Setup of P:
Design BobTop, start of the top module:
module BobTop (
	clock,
	reset,
	rx,
	runway_override,
	emergency_override,
	tx,
	framing_error,
	runway_active,
	emergency,
	receiving,
	sending
);
export LEC_CHECK = 0
export ABC_AREA = 1
export CAP_MARGIN = 40
export CORE_MARGIN = 2
export CORE_UTILIZATION = 72
export CTS_CLUSTER_SIZE = 14
export PLACE_DENSITY_LB_ADDON = 0.14
export SETUP_SLACK_MARGIN = 2.8
export SLEW_MARGIN = 20
create_clock -name core_clock -period 9.82 [get_ports {clock}]
run.sh (not shown) runs the stock make flow with config.mk's settings and CLKGATE_MAP_FILE=.
Input changes introduced in Q (baseline for comparison: P):
Settings: CAP_MARGIN: 40 -> 20.
## What came out
- Looking at the reports, Q completed the entire flow and the layout it produced met the timing, design-rule and antenna checks.
- For the minimum setup slack in the final design, Q came in 0.047 ns lower than P did.
- Re clock share of power: Q is 1.1 points down on P.
- Going from P to Q, fmax shrinks by about 0.9%.
- For flop and latch count out of synthesis, P and Q come out practically identical.
- Comparing Q against P, there is no change at all in number of antenna violations at the first check in global routing.
- Compared to P, Q has net switching fraction of the power 0.54 points higher.
- Reported for P and Q, number of slew-limit violations in the final report turned out identical to the last digit.
- Q against P: clock network power consumption shrank by about 5%, finished layout cell area shrank by 0.54%, met1 demand-to-capacity share in global routing held steady.
- Delta(area overhead of the layout relative to synthesis, Q - P) < 0
Here is what was changed in the inputs of R compared with Q.
Settings: changing CAP_MARGIN from 20 to 40; setting CORE_ASPECT_RATIO to 0.9 for the first time.
[summary]
The final non-filler cell area was comparable across R and Q. Maximum operating frequency (R over Q): decrease, 1.8 MHz. Changes observed in R relative to Q: setup slack after layout now sits lower, first-pass GRT wire length went up 2.4%.
Here is what was changed in the inputs of S compared with R.
Settings: CAP_MARGIN changed from 40 to 0; CORE_ASPECT_RATIO changed from 0.9 to 0.89; SETUP_SLACK_MARGIN changed from 2.8 to 2.86; PLACE_DENSITY_LB_ADDON changed from 0.14 to 0.02.
Findings:
~same synthesis-to-layout area growth in S and R
[compare] base=R new=S: first-iteration DRC count moved down; total length of routed wires went down by 2.8%.
The area after synthesis on S is in line with that on R.
Power share of the combinational group was higher in the run labelled R.
Between S and R, the design area figures differ only marginally.
Via count in S is about 2.2% below R.
In S, the met2 layer wire length in the routed design came out 990 µm below the value in R.
Diff S..R | fraction of area in registers | negligible
Edits applied to the flow inputs when going from S to T:
Settings: changing SETUP_SLACK_MARGIN from 2.86 to 2.67; changing PLACE_DENSITY_LB_ADDON from 0.02 to 0.15.
## What came out
Power share of the clock group came out higher on T than on S.
T: all stages complete, timing, DRC and antenna checks passed
Compared with S, T shows a total chip power that is about 3.3% higher.
Looking at global-route usage, T sits above S.
The lower share of the cycle needed by the critical path after routing of S and T is in S.
Sequential share of cell area is higher on S

========
BobTop again, from the RTL that the note above started with.
==> flow/design.v (excerpt) <==
module BobTop (
	clock,
	reset,
	rx,
	runway_override,
	emergency_override,
	tx,
	framing_error,
	runway_active,
	emergency,
	receiving,
	sending
);
Settings: LEC_CHECK=0, CAP_MARGIN=30, CELL_PAD_IN_SITES_DETAIL_PLACEMENT=2, CORE_ASPECT_RATIO=1.65, CORE_MARGIN=4, CORE_UTILIZATION=28, CTS_CLUSTER_DIAMETER=338, GPL_TIMING_DRIVEN=0, HOLD_SLACK_MARGIN=0.14, MAX_ROUTING_LAYER=met4, PLACE_DENSITY_LB_ADDON=0.21, SLEW_MARGIN=25, TNS_END_PERCENT=25; clock period 19.5 ns.
Edit:
- CAP_MARGIN: 30 -> 20
- CELL_PAD_IN_SITES_DETAIL_PLACEMENT: 2 -> unset
- CORE_ASPECT_RATIO: 1.65 -> unset
- CORE_MARGIN: 4 -> 2
- CORE_UTILIZATION: 28 -> 45
- CTS_CLUSTER_DIAMETER: 338 -> unset
- GPL_TIMING_DRIVEN: 0 -> unset
- HOLD_SLACK_MARGIN: 0.14 -> unset
- MAX_ROUTING_LAYER: met4 -> unset
- PLACE_DENSITY_LB_ADDON: 0.21 -> unset
- SETUP_SLACK_MARGIN: unset -> 4.72
- SLEW_MARGIN: 25 -> 20
- TNS_END_PERCENT: 25 -> unset
- clock period: 19.5 -> 17.7 ns (I/O delays scaled with it)
Effect:
- The changed run completed with no timing, DRC or antenna violations
- non-clock buffer count falls by 57
- global-route usage went up by 3.5 points
- clock power goes up by a quarter to a third
- design area shrinks by a few percent
- register-to-register slack gets worse by 1.5 ns
- die area shrinks by well over a third
Edit:
- CELL_PAD_IN_SITES_DETAIL_PLACEMENT: unset -> 2
- CORE_UTILIZATION: 45 -> 40
- MAX_ROUTING_LAYER: unset -> met4
- SETUP_SLACK_MARGIN: 4.72 -> unset
- clock period: 17.7 -> 11.3 ns (I/O delays scaled with it)
Clock skew rises by 0.013 ns.
Synthesized cell count stays the same.
Setup slack loses 4.0 ns.
Register-to-register slack loses 6.6 ns.
Die size rises by 12%.
Global-route usage rises by 9.7 points.
Synthesized area does not change.
Wire length rises by 65%.
Total power rises by 71%.

========
job 8692:
Starting RTL as in the previous note.
==> flow/config.mk <==
export PLATFORM = sky130hd
export DESIGN_NAME = BobTop
export DESIGN_NICKNAME = BobTop
export VERILOG_FILES = /design/flow/design.v
export SDC_FILE = /design/flow/constraint.sdc
export NUM_CORES = 4
export LEC_CHECK = 0
export CAP_MARGIN = 20
export CELL_PAD_IN_SITES_DETAIL_PLACEMENT = 2
export CORE_MARGIN = 4
export CORE_UTILIZATION = 28
export HOLD_SLACK_MARGIN = 0.01
export MAX_ROUTING_LAYER = met4
export SLEW_MARGIN = 40
==> flow/constraint.sdc <==
create_clock -name core_clock -period 17.5 [get_ports {clock}]
set_input_delay 3.5000 -clock core_clock [delete_from_list [all_inputs] [get_ports {clock}]]
set_output_delay 3.5000 -clock core_clock [all_outputs]
set_load 0.01 [all_outputs]
[inputs] job 466 vs job 8692
Settings: SLEW_MARGIN: 40 -> 20; CORE_UTILIZATION: 28 -> 45; CELL_PAD_IN_SITES_DETAIL_PLACEMENT: 2 -> unset; CORE_MARGIN: 4 -> 2; MAX_ROUTING_LAYER: met4 -> unset; HOLD_SLACK_MARGIN: 0.01 -> unset; the clock period (ns, I/O delays scaled along): 17.5 -> 19.1.
--- outcome ---
Higher overall routed net length was reported by job 8692, not job 466. When job 466 is measured against job 8692, its core utilization turns out 19 points higher. Comparing job 8692 and job 466, the lower core region area is on job 466.
Input changes introduced in job 6924 (baseline for comparison: job 466):
Settings: PLACE_DENSITY_LB_ADDON newly set to 0.1; ABC_AREA newly set to 1; CORE_UTILIZATION changed from 45 to 72; the clock period (ns, I/O delays scaled along) changed from 19.1 to 13.5.
Notes after the runs:
Area after synthesis deteriorates in job 6924 relative to job 466. Of the two candidates, job 466 has the better post-route total power and job 6924 the worse one. | utilization | higher: job 6924 |. Job 6924 against job 466: count of cells along the worst register-to-register path now larger; sequential cell area share now larger; die area now smaller; per-instance average area after synthesis now smaller; routed wire length now larger. Comparing job 6924 and job 466, final cycle utilization of the critical path is higher on job 6924.

========
job 4069:
Starting RTL as in the previous note.
// BobTop
module BobTop (
	clock,
	reset,
	rx,
	runway_override,
	emergency_override,
	tx,
	framing_error,
	runway_active,
	emergency,
	receiving,
	sending
);
Settings: LEC_CHECK=0, CAP_MARGIN=20, CORE_MARGIN=2, CORE_UTILIZATION=72, CTS_CLUSTER_DIAMETER=365, CTS_CLUSTER_SIZE=14, HOLD_SLACK_MARGIN=0.3, PLACE_DENSITY_LB_ADDON=0.01, SETUP_SLACK_MARGIN=3.31, SLEW_MARGIN=20; clock period 11.6 ns.
Input changes introduced in job 4641 (baseline for comparison: job 4069):
Settings: PLACE_DENSITY_LB_ADDON removed (was 0.01); CORE_UTILIZATION changed from 72 to 19; HOLD_SLACK_MARGIN removed (was 0.3); CTS_CLUSTER_DIAMETER removed (was 365); CTS_CLUSTER_SIZE removed (was 14); SETUP_SLACK_MARGIN removed (was 3.31); the clock period (ns, I/O delays scaled along) changed from 11.6 to 50.7.
==> results <==
- In job 4641 the non-clock buffer count turned out 4 higher than in job 4069.
- Job 4641 against job 4069; power attributed to sequential cells is down by more than half.
- Routed length per instance (higher): job 4069
- Job 4641 vs. job 4069: final clock period utilization by the worst path shows a reduction of 11 points, wire length shows an increase of 3.6%, tap cell count shows an increase of 770.
diff inputs: job 4641 => job 8059
Settings: changing CORE_UTILIZATION from 19 to 63.
==> results <==
Job 8059 went all the way through the flow, and no timing, DRC or antenna check failed. What job 8059 reported for detailed-route wire length on metal 1 has to be multiplied by 1.09 to get the figure for job 4641. NOTE: core utilization in job 8059 exceeds that of job 4641. Area of the core ends up higher on job 4641. Measured against job 8059, the non-clock buffer count of job 4641 comes out at 1.12 times the reference value.

========
Starting RTL as in the previous note.
make LEC_CHECK=0 ABC_AREA=1 CAP_MARGIN=0 CORE_ASPECT_RATIO=0.89 CORE_MARGIN=2 CORE_UTILIZATION=72 CTS_CLUSTER_SIZE=14 PLACE_DENSITY_LB_ADDON=0.02 SETUP_SLACK_MARGIN=2.86 SLEW_MARGIN=5 finish   # period 9.82 ns
==> next run, changes <==
--- a/flow/config.mk
+++ b/flow/config.mk
@@ -9,3 +9,2 @@
 export CAP_MARGIN = 0
-export CORE_ASPECT_RATIO = 0.89
 export CORE_MARGIN = 2
@@ -13,4 +12,4 @@
 export CTS_CLUSTER_SIZE = 14
-export PLACE_DENSITY_LB_ADDON = 0.02
-export SETUP_SLACK_MARGIN = 2.86
-export SLEW_MARGIN = 5
+export PLACE_DENSITY_LB_ADDON = 0.15
+export SETUP_SLACK_MARGIN = 2.67
+export SLEW_MARGIN = 20
The new run went through all stages and came out clean.
Area after synthesis stays the same.
Count of clock-buffer cells in the layout is unchanged.
Non-clock buffer count falls by 2.
Sequential power stays flat.
Via count rises by 2.0%.
Final area rises by 0.40%.
First-iteration DRC count falls by 6.0%.
Setup slack improves by 0.014 ns.
Utilization rises by 0.34 points.
Power rises by 2.9%.
==> next run, changes <==
--- a/flow/config.mk
+++ b/flow/config.mk
@@ -13,3 +13,3 @@
 export PLACE_DENSITY_LB_ADDON = 0.15
-export SETUP_SLACK_MARGIN = 2.67
+export SETUP_SLACK_MARGIN = 2.89
 export SLEW_MARGIN = 20
What happened: Final area does not change; utilization does not change; die area does not change; total power does not change; fmax stays the same; synthesized cell count is unchanged; wire length is unchanged; sequential power stays flat; synthesized area stays the same.
==> next run, changes <==
--- a/flow/config.mk
+++ b/flow/config.mk
@@ -8,8 +8,9 @@
 export ABC_AREA = 1
-export CAP_MARGIN = 0
+export CAP_MARGIN = 40
 export CORE_MARGIN = 2
 export CORE_UTILIZATION = 72
+export CTS_CLUSTER_DIAMETER = 205
 export CTS_CLUSTER_SIZE = 14
-export PLACE_DENSITY_LB_ADDON = 0.15
-export SETUP_SLACK_MARGIN = 2.89
+export PLACE_DENSITY_LB_ADDON = 0.14
+export SETUP_SLACK_MARGIN = 2.8
 export SLEW_MARGIN = 20
Cell area falls slightly.
Clock-buffer cell count fell by 4.
Non-clock buffer count increases by 3.
Final cell count goes down slightly.
Clock skew is lower by 0.0056 ns.
Worst setup slack barely changes.
Wire length decreases by a few percent.
Clock power is lower by about a fifth.
Hold slack is about the same.
Flip-flop count is unchanged.
Global-route usage shrinks by 0.57 points.
==> next run, changes <==
--- a/flow/config.mk
+++ b/flow/config.mk
@@ -8,9 +8,9 @@
 export ABC_AREA = 1
-export CAP_MARGIN = 40
+export CAP_MARGIN = 0
 export CORE_MARGIN = 2
 export CORE_UTILIZATION = 72
-export CTS_CLUSTER_DIAMETER = 205
+export CTS_CLUSTER_DIAMETER = 203
 export CTS_CLUSTER_SIZE = 14
-export PLACE_DENSITY_LB_ADDON = 0.14
-export SETUP_SLACK_MARGIN = 2.8
+export PLACE_DENSITY_LB_ADDON = 0.01
+export SETUP_SLACK_MARGIN = 2.84
 export SLEW_MARGIN = 20
The new run ran to the end with no violations; total power climbs slightly; core utilization drops by 0.10 points; cell count does not change; hold slack gains 0.012 ns; cell area stays flat; worst setup slack loses 0.036 ns; area after synthesis is unchanged; non-clock buffer count drops by 2; clock power climbs slightly; fmax drops slightly; wire length climbs slightly.

========
Starting RTL as in the previous note.
Design BobTop, start of the top module:
module BobTop (
	clock,
	reset,
	rx,
	runway_override,
	emergency_override,
	tx,
	framing_error,
	runway_active,
	emergency,
	receiving,
	sending
);
clock: 9.82 ns
lec_check: 0
abc_area: 1
cap_margin: 0
core_aspect_ratio: 0.91
core_margin: 2
core_utilization: 72
cts_cluster_size: 14
place_density_lb_addon: 0.14
setup_slack_margin: 2.8
slew_margin: 20
The first run ran to the end with no violations.
Change:
--- a/flow/config.mk
+++ b/flow/config.mk
@@ -9,2 +9 @@
-export CAP_MARGIN = 0
-export CORE_ASPECT_RATIO = 0.91
+export CAP_MARGIN = 20
@@ -14,2 +13,2 @@
-export PLACE_DENSITY_LB_ADDON = 0.14
-export SETUP_SLACK_MARGIN = 2.8
+export PLACE_DENSITY_LB_ADDON = 0.15
+export SETUP_SLACK_MARGIN = 2.67
Clock-buffer cell count climbs by 6. Fmax grows by 2.4%. Worst setup slack gets better by 0.12 ns. Cell count increases by 0.69%. Global-route usage drops by 0.76 points. Hold slack loses 0.023 ns. Critical path depth is unchanged.
Change:
--- a/flow/config.mk
+++ b/flow/config.mk
@@ -12,3 +12,3 @@
-export CTS_CLUSTER_SIZE = 14
-export PLACE_DENSITY_LB_ADDON = 0.15
-export SETUP_SLACK_MARGIN = 2.67
+export CTS_CLUSTER_DIAMETER = 263
+export PLACE_DENSITY_LB_ADDON = 0.01
+export SETUP_SLACK_MARGIN = 2.84
The new run finished clean.
Count of clock-buffer cells in the layout goes up by 3.
Design area goes down by 0.52%.
Die area stays the same.
Wire length goes down by 1.3%.
Sequential cell count stays the same.
Power goes down by 3.1%.
Fmax goes down by 0.42%.
Hold slack stays flat.
Combinational power goes down by about 0.9%.
Non-clock buffer count goes up by 1.
Setup slack gets worse by 0.022 ns.
Change:
--- a/flow/config.mk
+++ b/flow/config.mk
@@ -12,3 +12,3 @@
-export CTS_CLUSTER_DIAMETER = 263
-export PLACE_DENSITY_LB_ADDON = 0.01
-export SETUP_SLACK_MARGIN = 2.84
+export CTS_CLUSTER_SIZE = 14
+export PLACE_DENSITY_LB_ADDON = 0.1
+export SETUP_SLACK_MARGIN = 2.67
The new run finished clean. Non-clock buffer count went up by 1. Clock power went up by a quarter to a third. Final cell count is about the same. Power went up by roughly a tenth. Utilization went up by 1.4 points. Via count went up slightly. Hold slack stays flat.
Change:
--- a/flow/config.mk
+++ b/flow/config.mk
@@ -12,3 +12,2 @@
-export CTS_CLUSTER_SIZE = 14
-export PLACE_DENSITY_LB_ADDON = 0.1
-export SETUP_SLACK_MARGIN = 2.67
+export CTS_CLUSTER_DIAMETER = 151
+export SETUP_SLACK_MARGIN = 2.91
What happened: Routed wire length falls by about 4%; worst setup slack gets better by 0.044 ns; synthesized cell count does not change; register-to-register slack hardly moves; maximum frequency rises by about 0.9%; count of clock-buffer cells in the layout rises by 2; sequential share of layout area rises by 0.73 points; hold slack gets better by 0.018 ns.

========
BobTop again, from the RTL that the note above started with.
## BobTop
module BobTop (
	clock,
	reset,
	rx,
	runway_override,
	emergency_override,
	tx,
	framing_error,
	runway_active,
	emergency,
	receiving,
	sending
);
Settings: LEC_CHECK=0, ABC_AREA=0, CAP_MARGIN=20, CELL_PAD_IN_SITES_DETAIL_PLACEMENT=0, CELL_PAD_IN_SITES_GLOBAL_PLACEMENT=0, CORE_MARGIN=4, CORE_UTILIZATION=39, CTS_CLUSTER_DIAMETER=60, GPL_TIMING_DRIVEN=1, HOLD_SLACK_MARGIN=0.21, MAX_ROUTING_LAYER=met5, PLACE_DENSITY=0.91, SETUP_SLACK_MARGIN=1.33, SLEW_MARGIN=20, TNS_END_PERCENT=30; clock period 14.4 ns.
Edit:
- ABC_AREA: 0 -> default
- CELL_PAD_IN_SITES_DETAIL_PLACEMENT: 0 -> default
- CELL_PAD_IN_SITES_GLOBAL_PLACEMENT: 0 -> default
- CORE_MARGIN: 4 -> 2
- CORE_UTILIZATION: 39 -> 45
- CTS_CLUSTER_DIAMETER: 60 -> default
- GPL_TIMING_DRIVEN: 1 -> default
- HOLD_SLACK_MARGIN: 0.21 -> default
- MAX_ROUTING_LAYER: met5 -> default
- PLACE_DENSITY: 0.91 -> default
- SETUP_SLACK_MARGIN: 1.33 -> default
- TNS_END_PERCENT: 30 -> default
- clock period: 14.4 -> 40.0 ns (I/O delays scaled with it)
What happened: Count of clock-buffer cells in the layout is higher by 1. Flip-flop count does not change. Final cell count drops by 3.2%. Via count decreases by 4.4%.
Edit:
- CORE_UTILIZATION: 45 -> 72
- CTS_CLUSTER_DIAMETER: default -> 151
- clock period: 40.0 -> 11.8 ns (I/O delays scaled with it)
Result:
- The changed run ran to the end with no violations
- worst setup slack loses 17 ns
- final cell count drops by 9.2%
- worst hold slack improved by 0.0043 ns
- utilization came out higher by 29 points
- via count rose by about 3%
Power is estimated from default activity; no workload was simulated.
